$ cat design/flow/design.v
module rot_encoder
  #(parameter
    BAND_WIDTH = 32)
   (input logic                   sa,
    input logic                   sb,
    output logic [BAND_WIDTH-1:0] count,
    input logic                   clk,
    input logic                   rstn);
   logic [BAND_WIDTH-1:0]         count_r;
   logic [3:0]                    patern;
   logic [1:0]                    sa_q, sb_q;
   always_comb begin
      count  = count_r;
      patern = {sa_q[1], sb_q[1], sa_q[0], sb_q[0]};
   end
   always_ff @(posedge clk) begin
      if(!rstn) begin
         count_r <= 0;
         sa_q    <= 0;
         sb_q    <= 0;
      end
      else begin
         sa_q[1] <= sa_q[0];
         sb_q[1] <= sb_q[0];
         sa_q[0] <= sa;
         sb_q[0] <= sb;
         case(patern)
           4'b0010: count_r <= count_r + 1;
           4'b1011: count_r <= count_r + 1;
           4'b1101: count_r <= count_r + 1;
           4'b0100: count_r <= count_r + 1;
           4'b0001: count_r <= count_r - 1;
           4'b0111: count_r <= count_r - 1;
           4'b1110: count_r <= count_r - 1;
           4'b1000: count_r <= count_r - 1;
           default: count_r <= count_r;
         endcase
      end
   end
endmodule
module pwm_generator
  #(parameter
    BAND_WIDTH       = 32,
    PWM_PERIOD_CYCLE = 1000)
   (input logic [BAND_WIDTH-1:0] width,
    output logic                 pwm,
    input logic                  clk,
    input logic                  rstn);
   logic [BAND_WIDTH-1:0]        count_r;
   always_comb begin
      pwm = (count_r < width) ? 1 : 0;
   end
   always_ff @(posedge clk) begin
      if(!rstn) begin
         count_r <= 0;
      end
      else if(count_r < PWM_PERIOD_CYCLE) begin
         count_r <= count_r + 1;
      end
      else begin
         count_r <= 0;
      end
   end
endmodule
module p_controller
  #(parameter
    BAND_WIDTH         = 32,
    CLK_FREQ           = 100_000_000,
    ONE_ROTATION_PULSE = 630,  
    SAMPLING_RATE      = 100,  
    localparam
    PI_FIXED           = 804,  
    RESOLUTION         = 2 * PI_FIXED * SAMPLING_RATE / ONE_ROTATION_PULSE,
    UPDATE_INTERVAL    = CLK_FREQ / SAMPLING_RATE)
   (input  logic [31:0]           target_rot_v,
    input  logic [31:0]           p_gain,
    input  logic [31:0]           rot_cnt,
    output logic [BAND_WIDTH-1:0] pulse_width,
    input  logic                  clk,
    input  logic                  rstn);
   typedef enum logic [1:0] {STT_GET_ERROR,
                             STT_CALC_TERM,
                             STT_CALC_PULSE,
                             STT_WAIT} p_statetype;
   p_statetype  p_state;
   logic [31:0] cnt_r;
   logic        update_flag;
   logic [31:0] rot_cnt_r;
   logic signed [BAND_WIDTH*2-1:0] pulse_width_r, pulse_width_w;
   logic signed [BAND_WIDTH*2-1:0] rotate_samp_cnt_r;
   logic signed [BAND_WIDTH*2-1:0] error_w;
   logic signed [BAND_WIDTH*2-1:0] error_r, p_error_r;
   logic signed [BAND_WIDTH*2-1:0] p_term_r;
   logic signed [BAND_WIDTH*2-1:0] p_term_w;
   logic [31:0] p_gain_r;
   always_comb begin
      update_flag   = (cnt_r == UPDATE_INTERVAL) ? 1 : 0;
      error_w       = $signed(target_rot_v) - (rotate_samp_cnt_r * $signed(RESOLUTION));
      p_term_w      = ($signed(p_gain_r) * error_r);
      pulse_width_w = pulse_width_r + p_term_r;
      pulse_width   = pulse_width_r;
   end
   always_ff @(posedge clk) begin
      if(!rstn) begin
         p_state           <= STT_WAIT;
         cnt_r             <= 0;
         pulse_width_r     <= 0;
         rotate_samp_cnt_r <= 0;
         rot_cnt_r         <= 0;
         error_r           <= 0;
         p_error_r         <= 0;
         p_term_r          <= 0;
      end
      else begin
         p_gain_r <= p_gain;
         if(update_flag) begin
            cnt_r <= 0;
         end
         else begin
            cnt_r <= cnt_r + 1;
         end
         case(p_state)
           STT_GET_ERROR: begin
              p_error_r <= error_r;
              error_r   <= error_w;
              p_state <= STT_CALC_TERM;
           end
           STT_CALC_TERM: begin
              p_term_r <= p_term_w >>> 16;
              p_state  <= STT_CALC_PULSE;
           end
           STT_CALC_PULSE: begin
              pulse_width_r <= (target_rot_v != 0) ? pulse_width_w : 0;
              p_state       <= STT_WAIT;
           end
           STT_WAIT: begin
              if(update_flag) begin
                 rotate_samp_cnt_r <= $signed(rot_cnt) - $signed(rot_cnt_r);
                 rot_cnt_r         <= rot_cnt;
                 p_state           <= STT_GET_ERROR;
              end
           end
         endcase
      end
   end
endmodule
module motor_ctrl
  #(parameter
    CLK_FREQ = 100_000,
    localparam
    BAND_WIDTH         = 32,
    ONE_ROTATION_PULSE = 630,  
    SAMPLING_RATE      = 100,  
    PWM_PERIOD         = 40,   
    PWM_PERIOD_CYCLE   = (CLK_FREQ / 100_000) * PWM_PERIOD)
   (output logic                  pwm,
    output logic                  dir,
    output logic [BAND_WIDTH-1:0] pulse_width,
    output logic [BAND_WIDTH-1:0] rot_cnt,
    input  logic [31:0]           target_rot_v,
    input  logic [31:0]           p_gain,
    input  logic                  sa,
    input  logic                  sb,
    input  logic                  clk,
    input  logic                  rstn);
   logic [BAND_WIDTH-1:0] pwm_pulse_width;
   pwm_generator #(.BAND_WIDTH(BAND_WIDTH),
                   .PWM_PERIOD_CYCLE(PWM_PERIOD_CYCLE))
   pwm_gen_inst(.width(pwm_pulse_width),
                .pwm(pwm),
                .clk(clk),
                .rstn(rstn));
   rot_encoder #(.BAND_WIDTH(BAND_WIDTH))
   rot_encoder_inst(.sa(sa),
                    .sb(sb),
                    .count(rot_cnt),
                    .clk(clk),
                    .rstn(rstn));
   p_controller #(.BAND_WIDTH(BAND_WIDTH),
                  .CLK_FREQ(CLK_FREQ),
                  .ONE_ROTATION_PULSE(ONE_ROTATION_PULSE),
                  .SAMPLING_RATE(SAMPLING_RATE))
   p_ctrl_inst(.target_rot_v(target_rot_v),
               .p_gain(p_gain),
               .rot_cnt(rot_cnt),
               .pulse_width(pulse_width),
               .clk(clk),
               .rstn(rstn));
   always_comb begin
      dir             = pulse_width[31:31] ? 1'b1 : 1'b0;
      pwm_pulse_width = pulse_width[31:31] ? ~pulse_width : pulse_width;
   end
endmodule
$ cat design/flow/run.sh
#!/bin/bash
# the make line also repeats each setting of config.mk as NAME=value (left out here)
make -C /OpenROAD-flow-scripts/flow DESIGN_CONFIG=/design/flow/config.mk WORK_HOME=/design/flow/orfs CLKGATE_MAP_FILE= finish
$ cat design/flow/config.mk
export PLATFORM = sky130hd
export DESIGN_NAME = motor_ctrl
export DESIGN_NICKNAME = motor_ctrl
export VERILOG_FILES = /design/flow/design.v
export SDC_FILE = /design/flow/constraint.sdc
export NUM_CORES = 4
export LEC_CHECK = 0
export CAP_MARGIN = 35
export CELL_PAD_IN_SITES_GLOBAL_PLACEMENT = 1
export CORE_MARGIN = 2
export CORE_UTILIZATION = 72
export CTS_CLUSTER_DIAMETER = 242
export GPL_TIMING_DRIVEN = 0
export HOLD_SLACK_MARGIN = 0.01
export SETUP_SLACK_MARGIN = 0.72
export SLEW_MARGIN = 35
export TNS_END_PERCENT = 75
$ cat design/flow/constraint.sdc
create_clock -name core_clock -period 6.05 [get_ports {clk}]
set_input_delay 1.2100 -clock core_clock [delete_from_list [all_inputs] [get_ports {clk}]]
set_output_delay 1.2100 -clock core_clock [all_outputs]
set_load 0.01 [all_outputs]
==> job_summary.md, run 1 <==
### Flow metrics

| Metric | Value |
|---|---|
| Height of the die | `279 um` |
| Proportion of synthesized chip area in sequential cells | `0.121` |
| Error that ended the run | `[ERROR GPL-0301] Utilization 102.020 % exceeds 100%.` |
| Post-Synthesis Cell Area | `54500 um^2` |
| Core Footprint | `74700 um^2` |
| Post-synth area from yosys stat | `54500 um^2` |
| Count of standard-cell rows | `100` |
| Dominant synthesized flop cell | `sky130_fd_sc_hd__dfxtp_1` |
| Unique cell type count in the Yosys netlist | `85` |
| Cell area leaders | `sky130_fd_sc_hd__fa_1, sky130_fd_sc_hd__dfxtp_1, sky130_fd_sc_hd__ha_1, sky130_fd_sc_hd__inv_1, sky130_fd_sc_hd__nand2_1` |
| Cell taking the most area after synthesis | `sky130_fd_sc_hd__fa_1` |
| Run status | `aborted with a tool error` |
| Share of synthesized area spent on multiplexers | `0.00937` |
| FP Util | `0.729` |
| Mean instance size in the synthesized netlist | `9.12 um^2` |
| Area leader share | `0.403` |
| Complex Gates by Area | `0.0773` |
| Count of library flops with an enable pin | `32` |
| Adder-Cell Fraction of Synth Area | `0.496` |
| Syn Inst Count | `5969` |
| Stop stage | `global placement (3_3_place_gp)` |
| Synth warnings | `4` |
| Floorplan die area | `77900 um^2` |
| Number of top-level pins | `134` |
| Post-synthesis register bit count | `313` |
| Die x size | `279 um` |
| Fraction of registers with async set or reset after synthesis | `0` |
| Commonest cells post-synth | `sky130_fd_sc_hd__inv_1, sky130_fd_sc_hd__fa_1, sky130_fd_sc_hd__nand2_1` |
| Cell count listed in synth_stat.txt | `5969` |
| Area fraction in and, or, nand and nor cells after synthesis | `0.155` |
| Main combinational cell family by area after synthesis | `adder cells` |
| Library cell with the highest instance count after synthesis | `sky130_fd_sc_hd__inv_1` |
| Synth Area in XOR/XNOR | `0.0423` |
==> inputs of run 2 (changes only) <==
- ABC_AREA: default -> 1
- CAP_MARGIN: 35 -> 20
- CELL_PAD_IN_SITES_GLOBAL_PLACEMENT: 1 -> default
- CORE_UTILIZATION: 72 -> 70
- CTS_CLUSTER_DIAMETER: 242 -> 256
- GPL_TIMING_DRIVEN: 0 -> default
- HOLD_SLACK_MARGIN: 0.01 -> default
- SETUP_SLACK_MARGIN: 0.72 -> default
- SLEW_MARGIN: 35 -> 20
- TNS_END_PERCENT: 75 -> default
- clock period: 6.05 -> 4.81 ns (I/O delays scaled with it)
==> run 2 against run 1 <==
The layout now fails its checks (negative setup slack); area after synthesis increased by 7.2%; synthesized cell count increased by 27%; die size increased by 10%.
==> job_summary.md, run 2 <==
### Yosys + OpenROAD results

| Metric | Value |
|---|---|
| End of the worst hold path | `p_ctrl_inst.rot_cnt_r[13]` |
| Synth Area in XOR/XNOR | `0.0210 (-0.0213)` |
| Area fraction in and, or, nand and nor cells after synthesis | `0.169 (+0.0135)` |
| Complex Gates by Area | `0.0855 (+0.00822)` |
| HPWL Detailed | `154 mm` |
| Class of the most critical setup path | `reg2reg` |
| Heaviest power group | `clock` |
| R2r startpoint | `p_ctrl_inst.p_gain_r[2]` |
| Type of the worst min-delay path | `reg2reg` |
| H-Tree Level Count | `2` |
| Unrepaired setup endpoints after global routing | `true` |
| Count of standard-cell rows | `105 (+5.0%)` |
| Main combinational cell family by area after synthesis | `adder cells` |
| Fin crit period | `7240 ps` |
| Power per Cell Area | `129 nW/um^2` |
| Largest delay contributor family on the critical path | `adder cells` |
| Worst endpoint required time | `5310 ps` |
| Tool Warnings | `46` |
| Static Leak | `38.8 nW` |
| Height of the die | `293 um (+5.0%)` |
| Maximum number of pins on one net before global-route repair | `77` |
| Violated Checks | `negative setup slack` |
| Post-Synthesis Cell Area | `58400 um^2 (+7.2%)` |
| Final-stage net count | `9882` |
| Library cell with the highest instance count after synthesis | `sky130_fd_sc_hd__inv_1` |
| Worst Clk Skew | `42.9 ps` |
| Highest-delay cell along the critical path | `sky130_fd_sc_hd__fa_1` |
| Count of library flops with an enable pin | `32 (unchanged)` |
| Seq pwr | `2.81 mW` |
| Length in cells of the worst reg-to-reg path | `25` |
| Run status | `complete, but fails checks` |
| Worst setup slack after layout | `-2430 ps` |
| Mean instance size in the synthesized netlist | `7.71 um^2 (-15%)` |
| Area leader share | `0.375 (-0.0272)` |
| Cell taking the most area after synthesis | `sky130_fd_sc_hd__fa_1` |
| Fraction of power consumed by combinational cells | `0.320` |
| Post-DRT Antenna Nets | `0` |
| Floorplan die area | `85800 um^2 (+10%)` |
| Num Clock Sinks | `313` |
| PortBufs | `133` |
| Number of global-route vias before repair | `60100` |
| Count of routing violations after the opening detailed-route iteration | `7431` |
| Number of top-level pins | `134 (unchanged)` |
| CP startpoint kind | `register` |
| Portion of total power attributed to the clock network | `0.381` |
| CTS root buf | `sky130_fd_sc_hd__clkbuf_16` |
| FP Util | `0.709 (-0.0201)` |
| Maximum clock insertion buffer count | `3` |
| Max-Cap Viols | `0` |
| Endpoint of the most critical setup path | `p_ctrl_inst.p_term_r[28]` |
| Area after DPL | `67300 um^2` |
| Num CTS Buffers | `42` |
| Worst-case register-to-register setup slack | `-2430 ps` |
| Die x size | `293 um (+5.0%)` |
| Worst setup EP type | `register` |
| Syn Inst Count | `7573 (+27%)` |
| Buf/Inv on CP | `5` |
| Dominant synthesized flop cell | `sky130_fd_sc_hd__dfxtp_1` |
| Initial antenna violation count | `15` |
| Final design instance area without fill | `72800 um^2` |
| WP depth | `25` |
| Total routing usage reported by global routing | `0.470` |
| R2R Path End | `p_ctrl_inst.p_term_r[28]` |
| Vias | `59000` |
| Worst setup path startpoint | `p_ctrl_inst.p_gain_r[2]` |
| Pins over their slew limit | `0` |
| First-pass GRT wire length | `313 mm` |
| Critical Path Fanout Max | `7` |
| Sw frac | `0.374` |
| # setup viols final | `71` |
| Proportion of synthesized chip area in sequential cells | `0.113 (-0.00816)` |
| Part of the power in registers | `0.299` |
| Reg clk slew, reported paths | `60 ps` |
| Commonest cells post-synth | `sky130_fd_sc_hd__inv_1, sky130_fd_sc_hd__nand2_1, sky130_fd_sc_hd__fa_1` |
| Largest voltage drop on the vdd net | `0.000333 V` |
| PnR Total Power | `9.42 mW` |
| Post-synth area from yosys stat | `58400 um^2 (+7.2%)` |
| Comb power | `3.01 mW` |
| Core Footprint | `82400 um^2 (+10%)` |
| Worst-case headroom to the max-slew limit | `0.319` |
| Drc violations | `0` |
| Vias per std cell | `6.26` |
| Unique cell type count in the Yosys netlist | `60 (-29%)` |
| Peak clock frequency supported by timing | `138 MHz` |
| Fraction of registers with async set or reset after synthesis | `0 (unchanged)` |
| Fin Setup TNS | `-91680 ps` |
| Data arrival at the endpoint of the critical path | `7740 ps` |
| Slew at the pin closest to its max-slew limit | `1020 ps` |
| DRT Pass-1 Iters | `13` |
| Delay of the slowest cell on the worst path | `730 ps` |
| Cell count of the worst hold path | `2` |
| Cell internal power dissipation | `5.90 mW` |
| P_clk | `3.59 mW` |
| Grt ovf | `0` |
| Critical hold path startpoint | `p_ctrl_inst.rot_cnt_r[13]` |
| Average routed wire per standard cell | `24.3 um` |
| Tightest hold margin | `460 ps` |
| Final Routed Wirelength | `229 mm` |
| Adder-Cell Fraction of Synth Area | `0.463 (-0.0335)` |
| Share of synthesized area spent on multiplexers | `0 (-0.00937)` |
| CTS tree | `yes` |
| Clk Latency, worst-skew pair | `640 ps` |
| Synth warnings | `4 (unchanged)` |
| Count of final hold-check violations | `0` |
| Cell area leaders | `sky130_fd_sc_hd__fa_1, sky130_fd_sc_hd__inv_1, sky130_fd_sc_hd__nand2_1, sky130_fd_sc_hd__dfxtp_1, sky130_fd_sc_hd__ha_1` |
| Switching pwr | `3.52 mW` |
| Ratio of final minimum period to clock period | `1.51` |
| Syn-to-layout area delta | `24.6%` |
| Routability cong. | `1.02` |
| CP dominant cell by count | `sky130_fd_sc_hd__fa_1` |
| Cell count listed in synth_stat.txt | `7573 (+27%)` |
| Post-synthesis register bit count | `313 (unchanged)` |
[run 2: area by class of cell]
class	count	area, um^2
diodes	10	25.0
clock buffers	54	1190
clock inverters	24	355
fillers	3784	9600
inverters	2014	7580
multi-input cells	4978	46600
flip-flops and latches	313	6680
well taps	1070	1340
repair buffers	962	9000
[run 2: per-stage QoR]
stage	setup slack [ps]	utilization	instances
2_1_floorplan	-1480	-	7598
5_1_grt	-2580	0.883	9421
3_5_place_dp	-2020	0.817	9252
3_3_place_gp	-1960	0.817	9252
6_report	-2430	0.884	9425
4_1_cts	-1930	0.858	9370
[run 2: metal layers]
layer / GRT usage / up-vias / part of all wire
met2: 0.791 / 5073 / 0.44
met1: 0.505 / 27700 / 0.30
met4: 0.370 / 16 / 0.12
met3: 0.120 / 2271 / 0.14
li1: - / 24000 / -
met5: 0 / - / 0.0010
[run 2: timing repair]
action | in CTS | in global routing
pin swaps | 149 | 199
hold buffers | 0 | 0
cloned | 0 | 6
buffers inserted | 45 | 48
endpoints found under the setup margin | 70 | 71
gates resized | 433 | 419
==> inputs of run 3 (changes only) <==
- CORE_MARGIN: 2 -> 10
- CORE_UTILIZATION: 70 -> 45
- CTS_CLUSTER_DIAMETER: 256 -> default
- GPL_TIMING_DRIVEN: default -> 0
- HOLD_SLACK_MARGIN: default -> 0.04
- MAX_ROUTING_LAYER: default -> met4
- PLACE_DENSITY_LB_ADDON: default -> 0.22
- clock period: 4.81 -> 10.0 ns (I/O delays scaled with it)
==> run 3 against run 2 <==
Now clean on timing, DRC and antenna; cell count up 1.3%; via count down 16%; power down 57%; clock skew up 3.8 ps; clock power down 57%; setup slack better by 3600 ps; register-to-register slack better by 3600 ps; fmax down 18%; core utilization down 39 points; global-route usage down 19 points; wire length down 13%; non-clock buffer count down 535.
==> job_summary.md, run 3 <==
### Yosys + OpenROAD results

| Metric | Value |
|---|---|
| Die x size | `380 um (+30%)` |
| Final design instance area without fill | `63400 um^2 (-13%)` |
| Area after DPL | `62100 um^2 (-7.8%)` |
| Core Footprint | `129000 um^2 (+57%)` |
| Critical Path Fanout Max | `10 (+3)` |
| Average routed wire per standard cell | `20.7 um (-15%)` |
| CP dominant cell by count | `sky130_fd_sc_hd__fa_1` |
| H-Tree Level Count | `2 (unchanged)` |
| Proportion of synthesized chip area in sequential cells | `0.113 (unchanged)` |
| Pins over their slew limit | `0 (unchanged)` |
| Adder-Cell Fraction of Synth Area | `0.463 (unchanged)` |
| Post-cts repair resize count | `0 (-100%)` |
| End of the worst hold path | `p_ctrl_inst.rot_cnt_r[10]` |
| Maximum number of pins on one net before global-route repair | `37 (-52%)` |
| Dominant synthesized flop cell | `sky130_fd_sc_hd__dfxtp_1` |
| Max-Cap Viols | `0 (unchanged)` |
| HPWL Detailed | `168 mm (+9.3%)` |
| Run status | `no timing/DRC/antenna violations` |
| Portion of total power attributed to the clock network | `0.388 (+0.007)` |
| Worst-case register-to-register setup slack | `1200 ps (+3630 ps)` |
| Library cell with the highest instance count after synthesis | `sky130_fd_sc_hd__inv_1` |
| Number of top-level pins | `134 (unchanged)` |
| Fin Setup TNS | `0 ps (+91680 ps)` |
| Largest voltage drop on the vdd net | `0.000135 V (-60%)` |
| Fraction of registers with async set or reset after synthesis | `0 (unchanged)` |
| Static Leak | `34.2 nW (-12%)` |
| Num CTS Buffers | `40 (-4.8%)` |
| Syn-to-layout area delta | `8.63%` |
| Tool Warnings | `41 (-11%)` |
| Largest delay contributor family on the critical path | `adder cells` |
| Count of library flops with an enable pin | `32 (unchanged)` |
| WP depth | `28 (+12%)` |
| Grt ovf | `0 (unchanged)` |
| Critical hold path startpoint | `p_ctrl_inst.rot_cnt_r[10]` |
| Peak clock frequency supported by timing | `114 MHz (-18%)` |
| PnR Total Power | `4.02 mW (-57%)` |
| First-pass GRT wire length | `303 mm (-3.1%)` |
| CP startpoint kind | `register` |
| R2r startpoint | `p_ctrl_inst.p_gain_r[10]` |
| Seq pwr | `1.36 mW (-52%)` |
| Final-stage net count | `9345 (-5.4%)` |
| Fraction of power consumed by combinational cells | `0.273 (-0.047)` |
| Cell count of the worst hold path | `2 (unchanged)` |
| CTS tree | `yes` |
| Class of the most critical setup path | `reg2reg` |
| Vias | `49300 (-16%)` |
| Cell area leaders | `sky130_fd_sc_hd__fa_1, sky130_fd_sc_hd__inv_1, sky130_fd_sc_hd__nand2_1, sky130_fd_sc_hd__dfxtp_1, sky130_fd_sc_hd__ha_1` |
| Height of the die | `380 um (+30%)` |
| Initial antenna violation count | `5 (-10)` |
| Main combinational cell family by area after synthesis | `adder cells` |
| R2R Path End | `p_ctrl_inst.p_term_r[30]` |
| Synth Area in XOR/XNOR | `0.0210 (unchanged)` |
| Comb power | `1.10 mW (-63%)` |
| Count of final hold-check violations | `0 (unchanged)` |
| Num Clock Sinks | `313 (unchanged)` |
| Heaviest power group | `clock` |
| Syn Inst Count | `7573 (unchanged)` |
| Unique cell type count in the Yosys netlist | `60 (unchanged)` |
| Number of buffers inserted by hold repair at cts | `0 (unchanged)` |
| DRT Pass-1 Iters | `8 (-5)` |
| Switching pwr | `1.49 mW (-58%)` |
| Post-synthesis register bit count | `313 (unchanged)` |
| Mean instance size in the synthesized netlist | `7.71 um^2 (unchanged)` |
| Complex Gates by Area | `0.0855 (unchanged)` |
| Worst endpoint required time | `10520 ps (+5210 ps)` |
| Fin crit period | `8810 ps (+1560 ps)` |
| Count of routing violations after the opening detailed-route iteration | `4127 (-44%)` |
| Reg clk slew, reported paths | `60 ps (about the same)` |
| Slew at the pin closest to its max-slew limit | `1220 ps (+202 ps)` |
| Drc violations | `0 (unchanged)` |
| Sw frac | `0.371 (-0.00270)` |
| Number of global-route vias before repair | `50000 (-17%)` |
| CTS root buf | `sky130_fd_sc_hd__clkbuf_16` |
| Floorplan die area | `145000 um^2 (+69%)` |
| Area leader share | `0.375 (unchanged)` |
| Setup Fix Bufs, Post-CTS | `0 (-100%)` |
| Commonest cells post-synth | `sky130_fd_sc_hd__inv_1, sky130_fd_sc_hd__nand2_1, sky130_fd_sc_hd__fa_1` |
| Routability cong. | `1.02 (-0.36%)` |
| Data arrival at the endpoint of the critical path | `9330 ps (+1590 ps)` |
| Worst-case headroom to the max-slew limit | `0.185 (-0.135)` |
| Cell taking the most area after synthesis | `sky130_fd_sc_hd__fa_1` |
| Area fraction in and, or, nand and nor cells after synthesis | `0.169 (unchanged)` |
| Part of the power in registers | `0.339 (+0.040)` |
| Worst Clk Skew | `46.7 ps (+3.79 ps)` |
| Post-Synthesis Cell Area | `58400 um^2 (unchanged)` |
| Worst setup slack after layout | `1200 ps (+3630 ps)` |
| P_clk | `1.56 mW (-57%)` |
| Post-synth area from yosys stat | `58400 um^2 (unchanged)` |
| Maximum clock insertion buffer count | `3 (unchanged)` |
| Power per Cell Area | `63.3 nW/um^2 (-51%)` |
| Ratio of final minimum period to clock period | `0.881 (-0.626)` |
| Delay of the slowest cell on the worst path | `880 ps (+150 ps)` |
| Unrepaired setup endpoints after global routing | `false` |
| Endpoint of the most critical setup path | `p_ctrl_inst.p_term_r[30]` |
| Buf/Inv on CP | `8 (+3)` |
| Vias per std cell | `5.17 (-17%)` |
| Length in cells of the worst reg-to-reg path | `28 (+12%)` |
| Cell internal power dissipation | `2.53 mW (-57%)` |
| Synth warnings | `4 (unchanged)` |
| Worst setup path startpoint | `p_ctrl_inst.p_gain_r[10]` |
| Cell count listed in synth_stat.txt | `7573 (unchanged)` |
| Worst setup EP type | `register` |
| Clk Latency, worst-skew pair | `640 ps (about the same)` |
| Final Util | `0.491 (-0.392)` |
| FP Util | `0.452 (-0.257)` |
| Share of synthesized area spent on multiplexers | `0 (unchanged)` |
| PortBufs | `133 (unchanged)` |
| Pre-CTS setup slack | `1390 ps (+3410 ps)` |
| # setup viols final | `0 (-100%)` |
| Highest-delay cell along the critical path | `sky130_fd_sc_hd__buf_1` |
| Post-DRT Antenna Nets | `0 (unchanged)` |
| Final Routed Wirelength | `198 mm (-13%)` |
| Total routing usage reported by global routing | `0.280 (-0.189)` |
| Count of standard-cell rows | `132 (+26%)` |
| Type of the worst min-delay path | `reg2reg` |
[run 3: metrics by stage]
stage | hold slack [ps] | std cells
after floorplan | 430 | 7598
after global placement | 446 | 9473
after detailed placement | 449 | 9474
after CTS | 459 | 9545
after global routing | 476 | 9547
final | 457 | 9549
[run 3: final cells by class]
cell class                 count  area [um^2]
antenna                        4         10.0
buffer                       293         1160
clock buffer                  51         1090
clock inverter                20          284
fill                       13000        65700
inverter                    2014         7560
multi-input combinational   4978        43200
sequential                   313         6590
tap                         1742         2180
timing repair buffer         134         1360
[run 3: per-layer routing]
layer	wire length, um	track usage
met1	85600	0.371
met2	89900	0.439
met3	14700	0.0446
met4	7850	0.0901
met5	0	-
==> inputs of run 4 (changes only) <==
- ABC_AREA: 1 -> default
- CORE_MARGIN: 10 -> 2
- CORE_UTILIZATION: 45 -> 72
- CTS_CLUSTER_DIAMETER: default -> 94
- GPL_TIMING_DRIVEN: 0 -> default
- HOLD_SLACK_MARGIN: 0.04 -> default
- MAX_ROUTING_LAYER: met4 -> default
- PLACE_DENSITY_LB_ADDON: 0.22 -> 0.06
- SETUP_SLACK_MARGIN: default -> 1.88
- TNS_END_PERCENT: default -> 5
- clock period: 10.0 -> 6.6 ns (I/O delays scaled with it)
==> run 4 against run 3 <==
The layout now fails its checks (negative setup slack); sequential cell count unchanged; first-iteration DRC count down 28%; sequential share of layout area up 0.30 points; via count down 12%; clock-buffer cell count up 6; register-to-register slack worse by 2000 ps; setup slack worse by 2000 ps; area after synthesis down 6.8%; clock skew down 4.0 ps; core utilization up 34 points; power up 47%; critical endpoint unchanged; largest cell class unchanged; largest power group unchanged.
==> job_summary.md, run 4 <==
### Yosys + OpenROAD results

| Metric | Value |
|---|---|
| Run status | `complete, but fails checks` |
| Violated Checks | `negative setup slack` |
| Worst-case headroom to the max-slew limit | `0.339 (+0.154)` |
| Num Clock Sinks | `313 (unchanged)` |
| Type of the worst min-delay path | `reg2reg` |
| Endpoint of the most critical setup path | `p_ctrl_inst.p_term_r[30]` |
| Total area of multi-input combinational cells | `43700 um^2 (+1.0%)` |
| Cell area leaders | `sky130_fd_sc_hd__fa_1, sky130_fd_sc_hd__dfxtp_1, sky130_fd_sc_hd__ha_1, sky130_fd_sc_hd__inv_1, sky130_fd_sc_hd__nand2_1` |
| Post-DRT Antenna Nets | `0 (unchanged)` |
| Dominant synthesized flop cell | `sky130_fd_sc_hd__dfxtp_1` |
| Switching pwr | `1.94 mW (+30%)` |
| Filler Cells Inserted | `4370 (-66%)` |
| Cell internal power dissipation | `3.97 mW (+57%)` |
| Main combinational cell family by area after synthesis | `adder cells` |
| Comb power | `1.60 mW (+45%)` |
| Seq pwr | `2.04 mW (+50%)` |
| Number of buffers inserted by hold repair at cts | `0 (unchanged)` |
| Cell taking the most area after synthesis | `sky130_fd_sc_hd__fa_1` |
| Synth Area in XOR/XNOR | `0.0423 (+0.0213)` |
| Post-synth area from yosys stat | `54500 um^2 (-6.8%)` |
| Delay of the slowest cell on the worst path | `580 ps (-300 ps)` |
| Complex Gates by Area | `0.0773 (-0.00822)` |
| Count of final hold-check violations | `0 (unchanged)` |
| Height of the die | `279 um (-27%)` |
| # setup viols final | `31 (+31)` |
| Fraction of registers with async set or reset after synthesis | `0 (unchanged)` |
| Drc violations | `0 (unchanged)` |
| Reg clk slew, reported paths | `80 ps (+20 ps)` |
| Peak clock frequency supported by timing | `134 MHz (+18%)` |
| Vias per std cell | `5.92 (+15%)` |
| R2R Path End | `p_ctrl_inst.p_term_r[30]` |
| Vias | `43200 (-12%)` |
| Share of synthesized area spent on multiplexers | `0.00937 (+0.00937)` |
| Core Footprint | `74700 um^2 (-42%)` |
| Worst setup path startpoint | `p_ctrl_inst.p_gain_r[13]` |
| Count of standard-cell rows | `100 (-24%)` |
| First-pass GRT wire length | `241 mm (-21%)` |
| R2r startpoint | `p_ctrl_inst.p_gain_r[13]` |
| Adder-Cell Fraction of Synth Area | `0.496 (+0.0335)` |
| Final cell count without fillers | `7300 (-24%)` |
| Die x size | `279 um (-27%)` |
| Clk Latency, worst-skew pair | `610 ps (-30 ps)` |
| CTS tree | `yes` |
| PortBufs | `133 (unchanged)` |
| Maximum number of pins on one net before global-route repair | `76 (+110%)` |
| Worst setup EP type | `register` |
| Post-Synthesis Cell Area | `54500 um^2 (-6.8%)` |
| Routability cong. | `0.946 (-6.8%)` |
| Fin Setup TNS | `-17540 ps (-17540 ps)` |
| Largest delay contributor family on the critical path | `adder cells` |
| Class of the most critical setup path | `reg2reg` |
| Worst-case register-to-register setup slack | `-840 ps (-2040 ps)` |
| Slew at the pin closest to its max-slew limit | `990 ps (-233 ps)` |
| CP dominant cell by count | `sky130_fd_sc_hd__fa_1` |
| P_clk | `2.28 mW (+46%)` |
| Part of the power in registers | `0.344 (+0.005)` |
| H-Tree Level Count | `2 (unchanged)` |
| Count of library flops with an enable pin | `32 (unchanged)` |
| Syn-to-layout area delta | `14.5%` |
| Max-Cap Viols | `0 (unchanged)` |
| Number of top-level pins | `134 (unchanged)` |
| CTS root buf | `sky130_fd_sc_hd__clkbuf_16` |
| Maximum clock insertion buffer count | `3 (unchanged)` |
| PnR Total Power | `5.91 mW (+47%)` |
| Length in cells of the worst reg-to-reg path | `25 (-11%)` |
| Average routed wire per standard cell | `20.4 um (-1.6%)` |
| Fraction of power consumed by combinational cells | `0.270 (-0.003)` |
| Initial antenna violation count | `3 (-2)` |
| Count of routing violations after the opening detailed-route iteration | `2965 (-28%)` |
| Cell count of the worst hold path | `2 (unchanged)` |
| Commonest cells post-synth | `sky130_fd_sc_hd__inv_1, sky130_fd_sc_hd__fa_1, sky130_fd_sc_hd__nand2_1` |
| Tool Warnings | `44 (+7.3%)` |
| Area fraction in and, or, nand and nor cells after synthesis | `0.155 (-0.0135)` |
| Power per Cell Area | `94.8 nW/um^2 (+50%)` |
| Critical Path Fanout Max | `12 (+2)` |
| WP depth | `25 (-11%)` |
| Worst setup slack after layout | `-841 ps (-2040 ps)` |
| End of the worst hold path | `p_ctrl_inst.rot_cnt_r[11]` |
| Mean instance size in the synthesized netlist | `9.12 um^2 (+18%)` |
| Num CTS Buffers | `41 (+2.5%)` |
| DRT Pass-1 Iters | `7 (-1)` |
| Library cell with the highest instance count after synthesis | `sky130_fd_sc_hd__inv_1` |
| Worst endpoint required time | `7080 ps (-3440 ps)` |
| Unique cell type count in the Yosys netlist | `85 (+42%)` |
| Ratio of final minimum period to clock period | `1.13 (+0.247)` |
| Synth warnings | `4 (unchanged)` |
| Highest-delay cell along the critical path | `sky130_fd_sc_hd__fa_1` |
| FP Util | `0.729 (+0.277)` |
| Area leader share | `0.403 (+0.0272)` |
| CP startpoint kind | `register` |
| Heaviest power group | `clock` |
| Data arrival at the endpoint of the critical path | `7920 ps (-1410 ps)` |
| Floorplan die area | `77900 um^2 (-46%)` |
| Syn Inst Count | `5969 (-21%)` |
| Static Leak | `29.8 nW (-13%)` |
| Sw frac | `0.328 (-0.0426)` |
| Worst Clk Skew | `42.6 ps (-4.02 ps)` |
| Final-stage net count | `7871 (-16%)` |
| Proportion of synthesized chip area in sequential cells | `0.121 (+0.00816)` |
| Number of placed instances with taps included | `7206 (-24%)` |
| Grt ovf | `0 (unchanged)` |
| Largest voltage drop on the vdd net | `0.000175 V (+30%)` |
| HPWL Detailed | `117 mm (-30%)` |
| Critical hold path startpoint | `p_ctrl_inst.rot_cnt_r[11]` |
| Cell count listed in synth_stat.txt | `5969 (-21%)` |
| Unrepaired setup endpoints after global routing | `true` |
| Portion of total power attributed to the clock network | `0.386 (-0.002)` |
| Final Routed Wirelength | `149 mm (-25%)` |
| Number of global-route vias before repair | `46800 (-6.3%)` |
| Buf/Inv on CP | `4 (-4)` |
| Pins over their slew limit | `0 (unchanged)` |
| Sequential cell area | `6660 um^2 (+1.1%)` |
| Total routing usage reported by global routing | `0.392 (+0.112)` |
| Post-synthesis register bit count | `313 (unchanged)` |
| Fin crit period | `7440 ps (-1360 ps)` |
## run 4: area by class of cell
| type | instances | area share |
|---|---|---|
| Tap cell | 969 | 0.0194 |
| Clock inverter | 16 | 0.00219 |
| Timing Repair Buffer | 543 | 0.0832 |
| Antenna cell | 1 | 0.0000401 |
| Clock buffer | 57 | 0.0194 |
| Sequential cell | 313 | 0.107 |
| Multi-Input combinational cell | 4257 | 0.700 |
| Inverter | 1144 | 0.0689 |
## run 4: timing repair
item	CTS	global route
endpoints found under the setup margin	69	69
buffers inserted	7	11
gates cloned	1	1
pin swaps	135	176
resized	173	107
## run 4: per-stage QoR
| stage | area, um^2 | util | hold slack (ps) | worst slack, ps |
|---|---|---|---|---|
| after floorplan | 54800 | - | 425 | -378 |
| after global placement | 59700 | 0.799 | 442 | -1020 |
| after detailed placement | 59700 | 0.800 | 447 | -1120 |
| after CTS | 61800 | 0.828 | 455 | -748 |
| after global routing | 62400 | 0.835 | 469 | -1060 |
| final | 62400 | 0.835 | 453 | -841 |
## run 4: per-layer routing
metal / vias to the layer above / wire length, um / global-route usage
li1: 18900 / - / -
met5: - / 34 / 0
met2: 2024 / 73400 / 0.671
met4: 4 / 10800 / 0.241
met3: 660 / 11400 / 0.0645
met1: 21600 / 53300 / 0.466
==> inputs of run 5 (changes only) <==
- CTS_CLUSTER_DIAMETER: 94 -> default
- PLACE_DENSITY_LB_ADDON: 0.06 -> 0.2
- SETUP_SLACK_MARGIN: 1.88 -> 1.1
- TNS_END_PERCENT: 5 -> default
- clock period: 6.6 -> 8.08 ns (I/O delays scaled with it)
==> run 5 against run 4 <==
The run now finishes clean; fmax is 2.1% lower; clock-buffer cell count is 1 lower; sequential power decreased by 18%; critical path depth down 1; sequential cell count unchanged; clock power is 11% lower.
==> job_summary.md, run 5 <==
### Yosys + OpenROAD results

| Metric | Value |
|---|---|
| Worst endpoint required time | `8610 ps (+1530 ps)` |
| DRT Pass-1 Iters | `6 (-1)` |
| Run status | `no timing/DRC/antenna violations` |
| Data arrival at the endpoint of the critical path | `8130 ps (+210 ps)` |
| Unique cell type count in the Yosys netlist | `85 (unchanged)` |
| Endpoint of the most critical setup path | `p_ctrl_inst.p_term_r[30]` |
| Count of library flops with an enable pin | `32 (unchanged)` |
| Final Routed Wirelength | `154 mm (+3.2%)` |
| Worst setup EP type | `register` |
| Ratio of final minimum period to clock period | `0.941 (-0.187)` |
| Post-DRT Antenna Nets | `0 (unchanged)` |
| Synth Area in XOR/XNOR | `0.0423 (unchanged)` |
| H-Tree Level Count | `2 (unchanged)` |
| Type of the worst min-delay path | `reg2reg` |
| Num Clock Sinks | `313 (unchanged)` |
| Mean instance size in the synthesized netlist | `9.12 um^2 (unchanged)` |
| Share of synthesized area spent on multiplexers | `0.00937 (unchanged)` |
| Average routed wire per standard cell | `21.7 um (+6.2%)` |
| Total routing usage reported by global routing | `0.398 (+0.00626)` |
| Tool Warnings | `46 (+4.5%)` |
| Pre-CTS setup slack | `208 ps (+1330 ps)` |
| Count of final hold-check violations | `0 (unchanged)` |
| CTS root buf | `sky130_fd_sc_hd__clkbuf_16` |
| Maximum number of pins on one net before global-route repair | `132 (+74%)` |
| Initial antenna violation count | `9 (+6)` |
| Worst-case register-to-register setup slack | `480 ps (+1320 ps)` |
| Worst-case headroom to the max-slew limit | `0.281 (-0.0577)` |
| Cell area leaders | `sky130_fd_sc_hd__fa_1, sky130_fd_sc_hd__dfxtp_1, sky130_fd_sc_hd__ha_1, sky130_fd_sc_hd__inv_1, sky130_fd_sc_hd__nand2_1` |
| Fin crit period | `7600 ps (+160 ps)` |
| Switching pwr | `1.63 mW (-16%)` |
| Main combinational cell family by area after synthesis | `adder cells` |
| Heaviest power group | `clock` |
| Cell count of the worst hold path | `2 (unchanged)` |
| Part of the power in registers | `0.335 (-0.009)` |
| Area fraction in and, or, nand and nor cells after synthesis | `0.155 (unchanged)` |
| FP Util | `0.729 (unchanged)` |
| Highest-delay cell along the critical path | `sky130_fd_sc_hd__fa_1` |
| CP dominant cell by count | `sky130_fd_sc_hd__fa_1` |
| Commonest cells post-synth | `sky130_fd_sc_hd__inv_1, sky130_fd_sc_hd__fa_1, sky130_fd_sc_hd__nand2_1` |
| Fin Setup TNS | `0 ps (+17540 ps)` |
| Cell count listed in synth_stat.txt | `5969 (unchanged)` |
| # setup viols final | `0 (-100%)` |
| First-pass GRT wire length | `242 mm (+0.46%)` |
| Worst Clk Skew | `44.2 ps (+1.56 ps)` |
| Post-synthesis register bit count | `313 (unchanged)` |
| Core Footprint | `74700 um^2 (unchanged)` |
| Peak clock frequency supported by timing | `132 MHz (-2.1%)` |
| WP depth | `24 (-4.0%)` |
| Die x size | `279 um (unchanged)` |
| Num CTS Buffers | `41 (unchanged)` |
| R2R Path End | `p_ctrl_inst.p_term_r[30]` |
| Syn Inst Count | `5969 (unchanged)` |
| Filler Cells Inserted | `4506 (+3.1%)` |
| Drc violations | `0 (unchanged)` |
| Fraction of registers with async set or reset after synthesis | `0 (unchanged)` |
| Final design instance area without fill | `60200 um^2 (-3.5%)` |
| Grt ovf | `0 (unchanged)` |
| Worst setup slack after layout | `479 ps (+1320 ps)` |
| CP startpoint kind | `register` |
| Complex Gates by Area | `0.0773 (unchanged)` |
| Buf/Inv on CP | `4 (unchanged)` |
| Routability cong. | `0.934 (-1.3%)` |
| Number of buffers inserted by hold repair at cts | `0 (unchanged)` |
| Number of global-route vias before repair | `45800 (-2.3%)` |
| Max-Cap Viols | `0 (unchanged)` |
| CTS tree | `yes` |
| Largest voltage drop on the vdd net | `0.000224 V (+28%)` |
| Cell chain of the critical path | `and2_2, fa_1, fa_1, inv_1, fa_1, fa_1, inv_1, fa_2, fa_1, fa_1, inv_1, fa_1, inv_1, ha_4, and2_4, and3_4, nand3_2, a2111oi_4, and3b_2, o31a_4, o21ai_4, a221o_1, nand4b_1, o211ai_1` |
| Final-stage net count | `7663 (-2.6%)` |
| Syn-to-layout area delta | `10.6%` |
| HPWL Detailed | `111 mm (-5.1%)` |
| Class of the most critical setup path | `reg2reg` |
| Dominant synthesized flop cell | `sky130_fd_sc_hd__dfxtp_1` |
| Cell internal power dissipation | `3.35 mW (-16%)` |
| Library cell with the highest instance count after synthesis | `sky130_fd_sc_hd__inv_1` |
| Count of routing violations after the opening detailed-route iteration | `3926 (+32%)` |
| Post-Synthesis Cell Area | `54500 um^2 (unchanged)` |
| Largest delay contributor family on the critical path | `adder cells` |
| Vias per std cell | `6.04 (+2.0%)` |
| Clk Latency, worst-skew pair | `620 ps (about the same)` |
| Post-synth area from yosys stat | `54500 um^2 (unchanged)` |
| Floorplan die area | `77900 um^2 (unchanged)` |
| Static Leak | `28.6 nW (-4.0%)` |
| Worst setup path startpoint | `p_ctrl_inst.error_r[25]` |
| Critical Path Fanout Max | `12 (unchanged)` |
| R2r startpoint | `p_ctrl_inst.error_r[25]` |
| Adder-Cell Fraction of Synth Area | `0.496 (unchanged)` |
| End of the worst hold path | `p_ctrl_inst.rot_cnt_r[31]` |
| Critical hold path startpoint | `p_ctrl_inst.rot_cnt_r[31]` |
| Cell taking the most area after synthesis | `sky130_fd_sc_hd__fa_1` |
| Maximum clock insertion buffer count | `3 (unchanged)` |
| Count of standard-cell rows | `100 (unchanged)` |
| Reg clk slew, reported paths | `70 ps (about the same)` |
| Proportion of synthesized chip area in sequential cells | `0.121 (unchanged)` |
| Portion of total power attributed to the clock network | `0.410 (+0.024)` |
| Synth warnings | `4 (unchanged)` |
| Number of top-level pins | `134 (unchanged)` |
| Vias | `42900 (-0.77%)` |
| Unrepaired setup endpoints after global routing | `true` |
| Sw frac | `0.328 (about the same)` |
| Pins over their slew limit | `0 (unchanged)` |
| Seq pwr | `1.67 mW (-18%)` |
| Delay of the slowest cell on the worst path | `570 ps (about the same)` |
| Area after DPL | `57100 um^2 (-4.4%)` |
| Height of the die | `279 um (unchanged)` |
| P_clk | `2.04 mW (-11%)` |
| Fraction of power consumed by combinational cells | `0.255 (-0.015)` |
| Slew at the pin closest to its max-slew limit | `1080 ps (+87.6 ps)` |
| Length in cells of the worst reg-to-reg path | `24 (-4.0%)` |
| PortBufs | `133 (unchanged)` |
| Area leader share | `0.403 (unchanged)` |
| Power per Cell Area | `82.7 nW/um^2 (-13%)` |
| Comb power | `1.27 mW (-21%)` |
-- run 5: layer usage --
layer	vias to the layer above	global-route usage	routed length (um)
met5	-	0	52
met4	8	0.231	11100
met3	748	0.101	16800
met2	2327	0.645	71200
met1	21300	0.488	54600
li1	18500	-	-
-- run 5: through the flow --
step	util	hold WS (ps)	instances	power, mW
floorplan	-	425	5994	2.44
global placement	0.764	442	6919	2.78
detailed placement	0.764	446	6920	2.81
CTS	0.798	454	7061	4.91
global route	0.806	463	7096	5.15
finish	0.806	453	7098	4.98
-- run 5: cell type report --
type	instances	area (um^2)	area share
inverter	1144	4300	0.0714
tap	969	1210	0.0201
clock inverter	20	322	0.00534
clock buffer	56	1170	0.0195
multi-input combinational	4257	43100	0.716
antenna	4	10.0	0.000166
timing repair buffer	335	3490	0.0579
sequential	313	6620	0.110
-- run 5: repair_timing --
action,CTS,global route
cloned,6,6
setup buffers,59,27
endpoints found under the setup margin,28,28
resized,74,77
pin swaps,36,81
==> inputs of run 6 (changes only) <==
- ABC_AREA: default -> 1
- CAP_MARGIN: 20 -> 15
- CELL_PAD_IN_SITES_DETAIL_PLACEMENT: default -> 0
- CELL_PAD_IN_SITES_GLOBAL_PLACEMENT: default -> 1
- CORE_MARGIN: 2 -> 6
- CORE_UTILIZATION: 72 -> 15
- GPL_TIMING_DRIVEN: default -> 0
- HOLD_SLACK_MARGIN: default -> -0.07
- PLACE_DENSITY_LB_ADDON: 0.2 -> 0.25
- SETUP_SLACK_MARGIN: 1.1 -> -1.02
- SLEW_MARGIN: 20 -> 30
- clock period: 8.08 -> 12.6 ns (I/O delays scaled with it)
==> run 6 against run 5 <==
Still clean; global-route usage decreased by 28 points; core utilization decreased by 63 points; final area increased by 13%; fmax decreased by 18%; critical endpoint is now p_ctrl_inst.p_term_r[31]; largest power group unchanged.
==> job_summary.md, run 6 <==
### Yosys + OpenROAD results

| Metric | Value |
|---|---|
| Critical hold path startpoint | `p_ctrl_inst.rot_cnt_r[3]` |
| Delay of the slowest cell on the worst path | `850 ps (+280 ps)` |
| Sw frac | `0.373 (+0.0449)` |
| Syn Inst Count | `7573 (+27%)` |
| Final Routed Wirelength | `244 mm (+59%)` |
| Unrepaired setup endpoints after global routing | `false` |
| Area leader share | `0.375 (-0.0272)` |
| H-Tree Level Count | `2 (unchanged)` |
| Largest delay contributor family on the critical path | `adder cells` |
| # setup viols final | `0 (unchanged)` |
| Power per Cell Area | `50.6 nW/um^2 (-39%)` |
| Routability cong. | `0.851 (-8.8%)` |
| Area fraction in and, or, nand and nor cells after synthesis | `0.169 (+0.0135)` |
| Cell count listed in synth_stat.txt | `7573 (+27%)` |
| DRT Pass-1 Iters | `6 (unchanged)` |
| Fin crit period | `9290 ps (+1690 ps)` |
| Cell internal power dissipation | `2.16 mW (-35%)` |
| Post-DRT Antenna Nets | `0 (unchanged)` |
| Dominant synthesized flop cell | `sky130_fd_sc_hd__dfxtp_1` |
| R2r startpoint | `p_ctrl_inst.p_gain_r[8]` |
| Pre-CTS setup slack | `3190 ps (+2980 ps)` |
| End of the worst hold path | `p_ctrl_inst.rot_cnt_r[3]` |
| Run status | `no timing/DRC/antenna violations` |
| Synth Area in XOR/XNOR | `0.0210 (-0.0213)` |
| P_clk | `1.44 mW (-29%)` |
| HPWL Detailed | `215 mm (+92%)` |
| Area after DPL | `66500 um^2 (+16%)` |
| Length in cells of the worst reg-to-reg path | `28 (+17%)` |
| Share of synthesized area spent on multiplexers | `0 (-0.00937)` |
| Comb power | `0.909 mW (-28%)` |
| CP startpoint kind | `register` |
| Num Clock Sinks | `313 (unchanged)` |
| Vias | `48000 (+12%)` |
| CTS tree | `yes` |
| Cell count of the worst hold path | `2 (unchanged)` |
| Library cell with the highest instance count after synthesis | `sky130_fd_sc_hd__inv_1` |
| WP depth | `28 (+17%)` |
| Max-Cap Viols | `0 (unchanged)` |
| Clk Latency, worst-skew pair | `670 ps (+50 ps)` |
| Die x size | `636 um (+130%)` |
| Count of final hold-check violations | `0 (unchanged)` |
| Reg clk slew, reported paths | `60 ps (about the same)` |
| Maximum number of pins on one net before global-route repair | `22 (-83%)` |
| R2R Path End | `p_ctrl_inst.p_term_r[31]` |
| Final Util | `0.176 (-0.630)` |
| Initial antenna violation count | `10 (+1)` |
| Final design instance area without fill | `68100 um^2 (+13%)` |
| Seq pwr | `1.10 mW (-34%)` |
| Synth warnings | `4 (unchanged)` |
| Filler Cells Inserted | `43900 (+870%)` |
| Class of the most critical setup path | `reg2reg` |
| Total routing usage reported by global routing | `0.119 (-0.280)` |
| Worst setup EP type | `register` |
| Final-stage net count | `9353 (+22%)` |
| Grt ovf | `0 (unchanged)` |
| Data arrival at the endpoint of the critical path | `9850 ps (+1720 ps)` |
| Cell taking the most area after synthesis | `sky130_fd_sc_hd__fa_1` |
| Worst setup slack after layout | `3310 ps (+2830 ps)` |
| Adder-Cell Fraction of Synth Area | `0.463 (-0.0335)` |
| Number of buffers inserted by hold repair at cts | `0 (unchanged)` |
| Floorplan die area | `404000 um^2 (+420%)` |
| Portion of total power attributed to the clock network | `0.417 (+0.007)` |
| First-pass GRT wire length | `359 mm (+48%)` |
| Core Footprint | `387000 um^2 (+420%)` |
| Endpoint of the most critical setup path | `p_ctrl_inst.p_term_r[31]` |
| Number of placed instances with taps included | `12900 (+87%)` |
| Highest-delay cell along the critical path | `sky130_fd_sc_hd__edfxtp_1` |
| Static Leak | `34.5 nW (+20%)` |
| Type of the worst min-delay path | `reg2reg` |
| Mean instance size in the synthesized netlist | `7.71 um^2 (-15%)` |
| Peak clock frequency supported by timing | `108 MHz (-18%)` |
| Complex Gates by Area | `0.0855 (+0.00822)` |
| CP dominant cell by count | `sky130_fd_sc_hd__fa_1` |
| Largest voltage drop on the vdd net | `0.0000978 V (-56%)` |
| Fraction of power consumed by combinational cells | `0.264 (+0.009)` |
| Worst endpoint required time | `13160 ps (+4550 ps)` |
| Heaviest power group | `clock` |
| Num CTS Buffers | `45 (+9.8%)` |
| Post-cts repair resize count | `0 (-100%)` |
| Count of routing violations after the opening detailed-route iteration | `2453 (-38%)` |
| Ratio of final minimum period to clock period | `0.737 (-0.203)` |
| Vias per std cell | `3.70 (-39%)` |
| Worst Clk Skew | `41.0 ps (-3.21 ps)` |
| Number of top-level pins | `134 (unchanged)` |
| FP Util | `0.151 (-0.578)` |
| Final cell count without fillers | `13000 (+83%)` |
| Post-synthesis register bit count | `313 (unchanged)` |
| Buf/Inv on CP | `9 (+5)` |
| Count of library flops with an enable pin | `32 (unchanged)` |
| Worst setup path startpoint | `p_ctrl_inst.p_gain_r[8]` |
| Pins over their slew limit | `0 (unchanged)` |
| Slew at the pin closest to its max-slew limit | `1020 ps (-57.8 ps)` |
| Worst-case register-to-register setup slack | `3310 ps (+2830 ps)` |
| Fraction of registers with async set or reset after synthesis | `0 (unchanged)` |
| Height of the die | `636 um (+130%)` |
| Unique cell type count in the Yosys netlist | `60 (-29%)` |
| Setup Fix Bufs, Post-CTS | `0 (-100%)` |
| Main combinational cell family by area after synthesis | `adder cells` |
| Syn-to-layout area delta | `16.6%` |
| Count of standard-cell rows | `228 (+130%)` |
| Cell area leaders | `sky130_fd_sc_hd__fa_1, sky130_fd_sc_hd__inv_1, sky130_fd_sc_hd__nand2_1, sky130_fd_sc_hd__dfxtp_1, sky130_fd_sc_hd__ha_1` |
| CTS root buf | `sky130_fd_sc_hd__clkbuf_16` |
| Commonest cells post-synth | `sky130_fd_sc_hd__inv_1, sky130_fd_sc_hd__nand2_1, sky130_fd_sc_hd__fa_1` |
| Maximum clock insertion buffer count | `3 (unchanged)` |
| Post-Synthesis Cell Area | `58400 um^2 (+7.2%)` |
| Number of global-route vias before repair | `51700 (+13%)` |
| Average routed wire per standard cell | `18.8 um (-13%)` |
| Switching pwr | `1.28 mW (-21%)` |
| Fin Setup TNS | `0 ps (unchanged)` |
| Worst-case headroom to the max-slew limit | `0.320 (+0.0386)` |
| Proportion of synthesized chip area in sequential cells | `0.113 (-0.00816)` |
| Tool Warnings | `41 (-11%)` |
| Post-synth area from yosys stat | `58400 um^2 (+7.2%)` |
| Part of the power in registers | `0.319 (-0.016)` |
| PortBufs | `133 (unchanged)` |
| Drc violations | `0 (unchanged)` |
| Critical Path Fanout Max | `10 (-2)` |
run 6: per-layer routing:
layer	up-vias	GRT usage	routed length [um]
li1	22900	-	-
met4	2	0.0202	4200
met5	-	0	13
met1	24300	0.159	114000
met2	717	0.211	121000
met3	145	0.00703	5670
run 6: cell type report:
class | count | area, um^2 | area share
Inverter | 2014 | 7560 | 0.111
Clock buffer | 54 | 1240 | 0.0182
Multi-Input combinational cell | 4978 | 43200 | 0.635
Sequential cell | 313 | 6590 | 0.0967
Buffer | 293 | 1210 | 0.0178
Antenna cell | 3 | 7.51 | 0.000110
Tap cell | 5175 | 6470 | 0.0951
Clock inverter | 28 | 394 | 0.00579
Timing Repair Buffer | 137 | 1410 | 0.0207
run 6: metrics by stage:
stage,power (mW),hold slack [ps]
floorplan,1.61,430
global placement,2.04,449
detailed placement,2.04,453
CTS,3.54,462
global route,3.65,486
finish,3.44,459
==> inputs of run 7 (changes only) <==
- ABC_AREA: 1 -> default
- CAP_MARGIN: 15 -> 20
- CELL_PAD_IN_SITES_DETAIL_PLACEMENT: 0 -> 1
- CELL_PAD_IN_SITES_GLOBAL_PLACEMENT: 1 -> 0
- CORE_MARGIN: 6 -> 2
- CORE_UTILIZATION: 15 -> 62
- CTS_CLUSTER_DIAMETER: default -> 176
- GPL_ROUTABILITY_DRIVEN: default -> 1
- HOLD_SLACK_MARGIN: -0.07 -> 0.16
- MIN_ROUTING_LAYER: default -> met2
- PLACE_DENSITY_LB_ADDON: 0.25 -> default
- SETUP_SLACK_MARGIN: -1.02 -> default
- SLEW_MARGIN: 30 -> 40
- clock period: 12.6 -> 12.1 ns (I/O delays scaled with it)
==> run 7 against run 6 <==
The flow now stops in global routing (5_1_grt); die size shrank 78%; area after synthesis shrank 6.8%; synthesized cell count shrank 21%.
==> job_summary.md, run 7 <==
### Flow metrics

| Metric | Value |
|---|---|
| Total routing usage reported by global routing | `0.935` |
| Post-Synthesis Cell Area | `54500 um^2 (-6.8%)` |
| Synth warnings | `4 (unchanged)` |
| PortBufs | `133 (unchanged)` |
| Syn Inst Count | `5969 (-21%)` |
| H-Tree Level Count | `2 (unchanged)` |
| Count of library flops with an enable pin | `32 (unchanged)` |
| Routability cong. | `1.07 (+26%)` |
| Post-synthesis register bit count | `313 (unchanged)` |
| Share of synthesized area spent on multiplexers | `0.00937 (+0.00937)` |
| Die x size | `300 um (-53%)` |
| Main combinational cell family by area after synthesis | `adder cells` |
| Cell taking the most area after synthesis | `sky130_fd_sc_hd__fa_1` |
| Num CTS Buffers | `40 (-11%)` |
| Core Footprint | `86900 um^2 (-78%)` |
| Cell count listed in synth_stat.txt | `5969 (-21%)` |
| HPWL Detailed | `187 mm (-13%)` |
| Cell area leaders | `sky130_fd_sc_hd__fa_1, sky130_fd_sc_hd__dfxtp_1, sky130_fd_sc_hd__ha_1, sky130_fd_sc_hd__inv_1, sky130_fd_sc_hd__nand2_1` |
| Number of top-level pins | `134 (unchanged)` |
| Post-synth area from yosys stat | `54500 um^2 (-6.8%)` |
| Complex Gates by Area | `0.0773 (-0.00822)` |
| Error that ended the run | `[ERROR GRT-0116] Global routing finished with congestion. Check the congestion regions in the DRC Viewer.` |
| Stop stage | `global routing (5_1_grt)` |
| Number of buffers inserted by hold repair at cts | `0 (unchanged)` |
| Commonest cells post-synth | `sky130_fd_sc_hd__inv_1, sky130_fd_sc_hd__fa_1, sky130_fd_sc_hd__nand2_1` |
| Adder-Cell Fraction of Synth Area | `0.496 (+0.0335)` |
| Height of the die | `300 um (-53%)` |
| Dominant synthesized flop cell | `sky130_fd_sc_hd__dfxtp_1` |
| Num Clock Sinks | `313 (unchanged)` |
| CTS root buf | `sky130_fd_sc_hd__clkbuf_16` |
| Library cell with the highest instance count after synthesis | `sky130_fd_sc_hd__inv_1` |
| Proportion of synthesized chip area in sequential cells | `0.121 (+0.00816)` |
| Fraction of registers with async set or reset after synthesis | `0 (unchanged)` |
| Synth Area in XOR/XNOR | `0.0423 (+0.0213)` |
| FP Util | `0.627 (+0.476)` |
| Grt ovf | `1255` |
| Area after DPL | `57500 um^2 (-14%)` |
| Mean instance size in the synthesized netlist | `9.12 um^2 (+18%)` |
| Area leader share | `0.403 (+0.0272)` |
| Run status | `aborted with a tool error` |
| Post-cts repair resize count | `0 (unchanged)` |
| Count of standard-cell rows | `108 (-53%)` |
| Floorplan die area | `90200 um^2 (-78%)` |
| Setup Fix Bufs, Post-CTS | `0 (unchanged)` |
| Maximum clock insertion buffer count | `3 (unchanged)` |
| Unique cell type count in the Yosys netlist | `85 (+42%)` |
| Area fraction in and, or, nand and nor cells after synthesis | `0.155 (-0.0135)` |
==> run 7: layer usage <==
| metal | track usage | overflow |
|---|---|---|
| met4 | 0.859 | 296 |
| met1 | - | - |
| met5 | 0.825 | 111 |
| met3 | 0.978 | 580 |
| met2 | 0.949 | 268 |
==> run 7: stage by stage <==
| stage | hold WS, ps | instances | utilization | power, mW | setup WS (ps) |
|---|---|---|---|---|---|
| 4_1_cts | 464 | 7359 | 0.679 | 3.46 | 1890 |
| 3_5_place_dp | 451 | 7287 | 0.661 | 1.98 | 2030 |
| 3_3_place_gp | 442 | 7282 | 0.660 | 1.90 | 2010 |
| 2_1_floorplan | 425 | 5994 | - | 1.62 | 4860 |
==> inputs of run 8 (changes only) <==
- ABC_AREA: default -> 1
- CAP_MARGIN: 20 -> 25
- CELL_PAD_IN_SITES_DETAIL_PLACEMENT: 1 -> default
- CELL_PAD_IN_SITES_GLOBAL_PLACEMENT: 0 -> default
- CORE_MARGIN: 2 -> 10
- CORE_UTILIZATION: 62 -> 45
- CTS_CLUSTER_DIAMETER: 176 -> default
- GPL_ROUTABILITY_DRIVEN: 1 -> default
- HOLD_SLACK_MARGIN: 0.16 -> 0.04
- MAX_ROUTING_LAYER: default -> met5
- MIN_ROUTING_LAYER: met2 -> default
- PLACE_DENSITY_LB_ADDON: default -> 0.22
- SLEW_MARGIN: 40 -> 20
- clock period: 12.1 -> 10.2 ns (I/O delays scaled with it)
==> run 8 against run 7 <==
The run now finishes clean; die size is 60% higher; synthesized cell count rose by 27%; area after synthesis rose by 7.2%.
==> job_summary.md, run 8 <==
### Yosys + OpenROAD results

| Metric | Value |
|---|---|
| Run status | `no timing/DRC/antenna violations` |
| Fin crit period | `8710 ps` |
| Worst Clk Skew | `33.2 ps` |
| Number of placed instances with taps included | `9479 (+30%)` |
| Maximum number of pins on one net before global-route repair | `37` |
| Sw frac | `0.366` |
| Fraction of registers with async set or reset after synthesis | `0 (unchanged)` |
| Mean instance size in the synthesized netlist | `7.71 um^2 (-15%)` |
| Tool Warnings | `41` |
| Height of the die | `380 um (+27%)` |
| H-Tree Level Count | `2 (unchanged)` |
| Portion of total power attributed to the clock network | `0.378` |
| Drc violations | `0` |
| Cell taking the most area after synthesis | `sky130_fd_sc_hd__fa_1` |
| Largest voltage drop on the vdd net | `0.000122 V` |
| Static Leak | `34.2 nW` |
| Worst-case headroom to the max-slew limit | `0.183` |
| Cell count listed in synth_stat.txt | `7573 (+27%)` |
| PnR Total Power | `3.87 mW` |
| Complex Gates by Area | `0.0855 (+0.00822)` |
| Num CTS Buffers | `39 (-2.5%)` |
| R2R Path End | `p_ctrl_inst.p_term_r[30]` |
| Critical hold path startpoint | `p_ctrl_inst.rot_cnt_r[8]` |
| Count of standard-cell rows | `132 (+22%)` |
| Heaviest power group | `clock` |
| Average routed wire per standard cell | `20.5 um` |
| Adder-Cell Fraction of Synth Area | `0.463 (-0.0335)` |
| CTS root buf | `sky130_fd_sc_hd__clkbuf_16` |
| Die x size | `380 um (+27%)` |
| Proportion of synthesized chip area in sequential cells | `0.113 (-0.00816)` |
| Final-stage net count | `9355` |
| Syn Inst Count | `7573 (+27%)` |
| Peak clock frequency supported by timing | `115 MHz` |
| Vias | `49400` |
| Final Routed Wirelength | `196 mm` |
| Class of the most critical setup path | `reg2reg` |
| Tightest hold margin | `456 ps` |
| Core Footprint | `129000 um^2 (+49%)` |
| FP Util | `0.452 (-0.175)` |
| Post-synth area from yosys stat | `58400 um^2 (+7.2%)` |
| Length in cells of the worst reg-to-reg path | `26` |
| Worst setup EP type | `register` |
| Floorplan die area | `145000 um^2 (+60%)` |
| Maximum clock insertion buffer count | `3 (unchanged)` |
| Endpoint of the most critical setup path | `p_ctrl_inst.p_term_r[30]` |
| Final design instance area without fill | `63500 um^2` |
| Synth warnings | `4 (unchanged)` |
| Grt ovf | `0` |
| Count of library flops with an enable pin | `32 (unchanged)` |
| Pins over their slew limit | `0` |
| P_clk | `1.46 mW` |
| CTS tree | `yes` |
| Worst-case register-to-register setup slack | `1490 ps` |
| PortBufs | `133 (unchanged)` |
| Power per Cell Area | `61.0 nW/um^2` |
| Worst endpoint required time | `10680 ps` |
| Ratio of final minimum period to clock period | `0.854` |
| Area leader share | `0.375 (-0.0272)` |
| Area fraction in and, or, nand and nor cells after synthesis | `0.169 (+0.0135)` |
| Unrepaired setup endpoints after global routing | `false` |
| Main combinational cell family by area after synthesis | `adder cells` |
| Area after DPL | `62100 um^2 (+8.1%)` |
| Library cell with the highest instance count after synthesis | `sky130_fd_sc_hd__inv_1` |
| Commonest cells post-synth | `sky130_fd_sc_hd__inv_1, sky130_fd_sc_hd__nand2_1, sky130_fd_sc_hd__fa_1` |
| Cell internal power dissipation | `2.46 mW` |
| Data arrival at the endpoint of the critical path | `9190 ps` |
| WP depth | `26` |
| Cell area leaders | `sky130_fd_sc_hd__fa_1, sky130_fd_sc_hd__inv_1, sky130_fd_sc_hd__nand2_1, sky130_fd_sc_hd__dfxtp_1, sky130_fd_sc_hd__ha_1` |
| Reg clk slew, reported paths | `60 ps` |
| Highest-delay cell along the critical path | `sky130_fd_sc_hd__fa_1` |
| Comb power | `1.08 mW` |
| Syn-to-layout area delta | `8.74%` |
| CP startpoint kind | `register` |
| Largest delay contributor family on the critical path | `adder cells` |
| Max-Cap Viols | `0` |
| Clk Latency, worst-skew pair | `600 ps` |
| Initial antenna violation count | `10` |
| Antenna diodes | `0` |
| Post-synthesis register bit count | `313 (unchanged)` |
| Delay of the slowest cell on the worst path | `700 ps` |
| # setup viols final | `0` |
| Unique cell type count in the Yosys netlist | `60 (-29%)` |
| Post-cts repair resize count | `0 (unchanged)` |
| Number of buffers inserted by hold repair at cts | `0 (unchanged)` |
| Routability cong. | `1.00 (-6.3%)` |
| Buf/Inv on CP | `6` |
| Count of routing violations after the opening detailed-route iteration | `4155` |
| Part of the power in registers | `0.344` |
| End of the worst hold path | `p_ctrl_inst.rot_cnt_r[8]` |
| Number of top-level pins | `134 (unchanged)` |
| Worst setup path startpoint | `p_ctrl_inst.p_gain_r[8]` |
| Share of synthesized area spent on multiplexers | `0 (-0.00937)` |
| Seq pwr | `1.33 mW` |
| CP dominant cell by count | `sky130_fd_sc_hd__fa_1` |
| Final cell count without fillers | `9556` |
| Setup Fix Bufs, Post-CTS | `0 (unchanged)` |
| Dominant synthesized flop cell | `sky130_fd_sc_hd__dfxtp_1` |
| Switching pwr | `1.42 mW` |
| Fraction of power consumed by combinational cells | `0.278` |
| DRT Pass-1 Iters | `5` |
| Total routing usage reported by global routing | `0.269` |
| HPWL Detailed | `168 mm (-10%)` |
| Critical Path Fanout Max | `10` |
| Type of the worst min-delay path | `reg2reg` |
| Number of global-route vias before repair | `49900` |
| Num Clock Sinks | `313 (unchanged)` |
| Cell count of the worst hold path | `2` |
| R2r startpoint | `p_ctrl_inst.p_gain_r[8]` |
| Post-DRT Antenna Nets | `0` |
| First-pass GRT wire length | `301 mm` |
| Count of final hold-check violations | `0` |
| Synth Area in XOR/XNOR | `0.0210 (-0.0213)` |
| Post-Synthesis Cell Area | `58400 um^2 (+7.2%)` |
| Slew at the pin closest to its max-slew limit | `1230 ps` |
| Fin Setup TNS | `0 ps` |
| Vias per std cell | `5.17` |
[run 8: stage by stage]
stage	util	setup slack, ps
after global placement	0.480	1620
after CTS	0.491	1580
final	0.492	1490
after global routing	0.492	1130
after detailed placement	0.481	1610
after floorplan	-	3560
[run 8: area by class of cell]
cell class / instances / area [um^2]
fillers: 12900 / 65600
multi-input cells: 4978 / 43200
inverters: 2014 / 7560
flip-flops and latches: 313 / 6590
well taps: 1742 / 2180
repair buffers: 145 / 1500
plain buffers: 293 / 1150
clock buffers: 46 / 1050
clock inverters: 25 / 265
[run 8: per-layer routing]
| metal | track usage | vias up | wire length, um |
|---|---|---|---|
| met3 | 0.0463 | 294 | 15600 |
| met5 | 0 | - | 46 |
| met2 | 0.435 | 1782 | 89600 |
| li1 | - | 22900 | - |
| met4 | 0.0957 | 6 | 8150 |
| met1 | 0.362 | 24400 | 82800 |
No activity file was given, so power comes from the tool's default toggle rates.
